Setup of exp/maple:
==> flow/design.v <==
module Control(
    input  [5:0] opcode,
    output reg RegDst, Branch, MemRead, MemtoReg,
    output reg [1:0] ALUOp,
    output reg MemWrite, ALUSrc, RegWrite
);
    always @(*) begin
        case (opcode)
            6'b000000: begin  
                RegDst   = 1;
                ALUSrc   = 0;
                MemtoReg = 0;
                RegWrite = 1;
                MemRead  = 0;
                MemWrite = 0;
                Branch   = 0;
                ALUOp    = 2'b10;
            end
            6'b100011: begin  
                RegDst   = 0;
                ALUSrc   = 1;
                MemtoReg = 1;
                RegWrite = 1;
                MemRead  = 1;
                MemWrite = 0;
                Branch   = 0;
                ALUOp    = 2'b00;
            end
            6'b101011: begin  
                RegDst   = 0;
                ALUSrc   = 1;
                MemtoReg = 0;
                RegWrite = 0;
                MemRead  = 0;
                MemWrite = 1;
                Branch   = 0;
                ALUOp    = 2'b00;
            end
            6'b000100: begin  
                RegDst   = 0;
                ALUSrc   = 0;
                MemtoReg = 0;
                RegWrite = 0;
                MemRead  = 0;
                MemWrite = 0;
                Branch   = 1;
                ALUOp    = 2'b01;
            end
            default: begin
                RegDst   = 0;
                ALUSrc   = 0;
                MemtoReg = 0;
                RegWrite = 0;
                MemRead  = 0;
                MemWrite = 0;
                Branch   = 0;
                ALUOp    = 2'b00;
            end
        endcase
    end
endmodule
module ALUControl(
    input  [1:0] ALUOp,
    input  [5:0] funct,
    output reg [3:0] ALUControl
);
    always @(*) begin
        casex ({ALUOp, funct})
            8'b10_100000: ALUControl = 4'b0010;  
            8'b10_100010: ALUControl = 4'b0110;  
            8'b10_100100: ALUControl = 4'b0000;  
            8'b10_100101: ALUControl = 4'b0001;  
            8'b10_101010: ALUControl = 4'b0111;  
            8'b00_xxxxxx: ALUControl = 4'b0010;  
            8'b01_xxxxxx: ALUControl = 4'b0110;  
            default:      ALUControl = 4'b0000;
        endcase
    end
endmodule
module ALU(
    input  [31:0] A,
    input  [31:0] B,
    input  [3:0]  ALUControl,
    output reg [31:0] Result,
    output Zero
);
    assign Zero = (Result == 0);
    always @(*) begin
        case (ALUControl)
            4'b0010: Result = A + B;            
            4'b0110: Result = A - B;            
            4'b0000: Result = A & B;            
            4'b0001: Result = A | B;            
            4'b0111: Result = (A < B) ? 1 : 0;  
            default: Result = 0;
        endcase
    end
endmodule
`timescale 1ns / 1ps
module Get_Instruction(
    input  [31:0] instruction,
    output [5:0] opcode,
    output reg [4:0] rs,
    output reg [4:0] rt,
    output reg [4:0] rd,
    output reg [4:0] shamt,
    output reg [5:0] funct,
    output reg [15:0] immediate,
    output reg isRtype,
    output reg isItype
);
assign opcode = instruction[31:26];
always @(*) begin
    if (opcode == 6'b000000) begin 
        isRtype   = 1'b1;
        isItype   = 1'b0;
        rs        = instruction[25:21];
        rt        = instruction[20:16];
        rd        = instruction[15:11];
        shamt     = instruction[10:6];
        funct     = instruction[5:0];
        immediate = 16'b0;
    end else begin
        isRtype   = 1'b0;
        isItype   = 1'b1;
        rs        = instruction[25:21];
        rt        = instruction[20:16];
        immediate = instruction[15:0];
        rd        = 5'b0;
        shamt     = 5'b0;
        funct     = 6'b0;
    end
end
endmodule 
`timescale 1ns / 1ps
module getoperands(
    output [31:0] operand1,
    output [31:0] operand2,
    input  [4:0] rs,
    input  [4:0] rt,
    input  [4:0] rd,
    input  [31:0] write_data,
    input  RegDst,
    input  RegWrite,
    input  ALUSrc,           
    input  clk
);
    reg [31:0] registers [0:31];
    wire [4:0] write_reg = (RegDst == 1) ? rd : rt;
    assign operand1 = (rs == 5'd0) ? 32'd0 : registers[rs];
    assign operand2 = (ALUSrc == 1) ? 32'd0 : ((rt == 5'd0) ? 32'd0 : registers[rt]);
    always @(posedge clk) begin
        if (RegWrite && write_reg != 5'd0)
            registers[write_reg] <= write_data;
    end
endmodule
module branch_datapath (
    input  wire [31:0] PC,
    input  wire [31:0] reg1,
    input  wire [31:0] reg2,
    input  wire [15:0] imm,
    input  wire        Branch,
    output wire [31:0] nextPC,
    output wire        Zero,
    output wire        BranchTaken
);
    wire [31:0] PC_plus4;
    wire [31:0] imm_ext;
    wire [31:0] imm_shift;
    wire [31:0] branch_addr;
    wire [31:0] alu_result;
    assign PC_plus4   = PC + 32'd4;
    assign imm_ext    = {{16{imm[15]}}, imm};
    assign imm_shift  = imm_ext << 2;
    assign branch_addr = PC_plus4 + imm_shift;
    assign alu_result = reg1 - reg2;
    assign Zero       = (alu_result == 32'd0);
    assign BranchTaken = Branch & Zero;
    assign nextPC     = BranchTaken ? branch_addr : PC_plus4;
endmodule
module mips_core (
    input  wire        clk,
    input  wire        reset,
    output wire [31:0] imem_addr,
    input  wire [31:0] imem_data,
    output wire [31:0] dmem_addr,
    output wire [31:0] dmem_wdata,
    output wire        dmem_we,
    output wire        dmem_re,
    input  wire [31:0] dmem_rdata
);
    reg  [31:0] PC;
    wire [31:0] nextPC;
    wire [5:0]  opcode, funct;
    wire [4:0]  rs, rt, rd, shamt;
    wire [15:0] immediate;
    wire        isRtype, isItype;
    wire RegDst, Branch, MemRead, MemtoReg, MemWrite, ALUSrc, RegWrite;
    wire [1:0]  ALUOp;
    wire [3:0]  ALUCtl;
    wire [31:0] reg1, reg2, alu_b, alu_result, write_back;
    wire        alu_zero, br_zero, br_taken;
    always @(posedge clk or posedge reset) begin
        if (reset)
            PC <= 32'b0;
        else
            PC <= nextPC;
    end
    assign imem_addr = PC;
    Get_Instruction GI (
        .instruction(imem_data),
        .opcode(opcode),
        .rs(rs),
        .rt(rt),
        .rd(rd),
        .shamt(shamt),
        .funct(funct),
        .immediate(immediate),
        .isRtype(isRtype),
        .isItype(isItype)
    );
    Control CTRL (
        .opcode(opcode),
        .RegDst(RegDst),
        .Branch(Branch),
        .MemRead(MemRead),
        .MemtoReg(MemtoReg),
        .ALUOp(ALUOp),
        .MemWrite(MemWrite),
        .ALUSrc(ALUSrc),
        .RegWrite(RegWrite)
    );
    ALUControl ALUCTRL (
        .ALUOp(ALUOp),
        .funct(funct),
        .ALUControl(ALUCtl)
    );
    getoperands RF (
        .operand1(reg1),
        .operand2(reg2),
        .rs(rs),
        .rt(rt),
        .rd(rd),
        .write_data(write_back),
        .RegDst(RegDst),
        .RegWrite(RegWrite),
        .ALUSrc(1'b0),
        .clk(clk)
    );
    assign alu_b = ALUSrc ? {{16{immediate[15]}}, immediate} : reg2;
    ALU ALU0 (
        .A(reg1),
        .B(alu_b),
        .ALUControl(ALUCtl),
        .Result(alu_result),
        .Zero(alu_zero)
    );
    branch_datapath BD (
        .PC(PC),
        .reg1(reg1),
        .reg2(reg2),
        .imm(immediate),
        .Branch(Branch),
        .nextPC(nextPC),
        .Zero(br_zero),
        .BranchTaken(br_taken)
    );
    assign dmem_addr  = alu_result;
    assign dmem_wdata = reg2;
    assign dmem_we    = MemWrite;
    assign dmem_re    = MemRead;
    assign write_back = MemtoReg ? dmem_rdata : alu_result;
endmodule
Settings: LEC_CHECK=0, CAP_MARGIN=20, CORE_MARGIN=2, CORE_UTILIZATION=17, PLACE_DENSITY=0.6, SLEW_MARGIN=20; clock period 9.85 ns.
run.sh (not shown) runs the stock make flow with config.mk's settings and CLKGATE_MAP_FILE=.
exp/maple: flow completed, timing, DRC and antenna clean
Setup changes, exp/maple to exp/willow
# exp/maple
export LEC_CHECK = 0
export CAP_MARGIN = 20
export CORE_MARGIN = 2
export CORE_UTILIZATION = 17
export PLACE_DENSITY = 0.6
export SLEW_MARGIN = 20
create_clock -name core_clock -period 9.85 [get_ports {clk}]
# exp/willow
export LEC_CHECK = 0
export CAP_MARGIN = 20
export CORE_MARGIN = 2
export CORE_UTILIZATION = 45
export PLACE_DENSITY = 0.6
export SLEW_MARGIN = 20
create_clock -name core_clock -period 10.0 [get_ports {clk}]
==> comparison <==
Across both runs, number of well-tap cells placed was lower for exp/willow than for exp/maple. On combinational cell area excluding buffers and inverters, exp/maple and exp/willow are basically level. In exp/willow relative to exp/maple, post-layout instance count excluding filler cells had gone down by more than a quarter. Synthesis-to-layout area growth (exp/willow over exp/maple): decrease, 8.0 points. When exp/willow is measured against exp/maple, its site row count turns out 38% lower.
> inputs changed (exp/willow -> exp/raven)
# exp/willow
export LEC_CHECK = 0
export CAP_MARGIN = 20
export CORE_MARGIN = 2
export CORE_UTILIZATION = 45
export PLACE_DENSITY = 0.6
export SLEW_MARGIN = 20
create_clock -name core_clock -period 10.0 [get_ports {clk}]
# exp/raven
export LEC_CHECK = 0
export CAP_MARGIN = 20
export CORE_MARGIN = 2
export CORE_UTILIZATION = 50
export PLACE_DENSITY = 0.6
export SETUP_SLACK_MARGIN = -0.71
export SLEW_MARGIN = 20
export TNS_END_PERCENT = 5
create_clock -name core_clock -period 6.92 [get_ports {clk}]
==> results <==
What the final checks of exp/raven revealed, after a flow that finished every stage, was a layout that fails on negative setup slack. Routed wire length in exp/raven vs exp/willow: up 8.1%. The yosys-reported design area after synthesis was comparable across exp/raven and exp/willow. Detail-routed via count per cell across exp/raven and exp/willow: no real change. Number of global-route vias before repair: exp/raven higher than exp/willow. exp/raven reports a higher total number of nets in the final design than exp/willow does. On final cell count, the lower figure sits with exp/willow, not exp/raven. Delta (exp/raven minus exp/willow): placed wire-length estimate increased by 22000 µm relative to the old numbers, flip-flop and latch count after synthesis did not really move. Via count for exp/raven is higher than for exp/willow.
The following lists how exp/garnet was set up differently from exp/raven:
# exp/raven
export LEC_CHECK = 0
export CAP_MARGIN = 20
export CORE_MARGIN = 2
export CORE_UTILIZATION = 50
export PLACE_DENSITY = 0.6
export SETUP_SLACK_MARGIN = -0.71
export SLEW_MARGIN = 20
export TNS_END_PERCENT = 5
create_clock -name core_clock -period 6.92 [get_ports {clk}]
# exp/garnet
export LEC_CHECK = 0
export CAP_MARGIN = 20
export CORE_MARGIN = 2
export CORE_UTILIZATION = 58
export PLACE_DENSITY = 0.6
export SLEW_MARGIN = 20
create_clock -name core_clock -period 5.47 [get_ports {clk}]
[summary]
exp/garnet finished every stage; the final checks, however, were not passed, the failures being negative setup slack. The run showing the smaller area growth from synthesis to layout is exp/raven. The run showing the greater final clock period utilization by the worst path is exp/garnet. Number of search-and-repair iterations in the first detailed-routing pass for exp/garnet: 1 up relative to exp/raven. Relative contribution of combinational cells to total power was lower in the run labelled exp/raven.
No activity file was given, so power comes from the tool's default toggle rates.
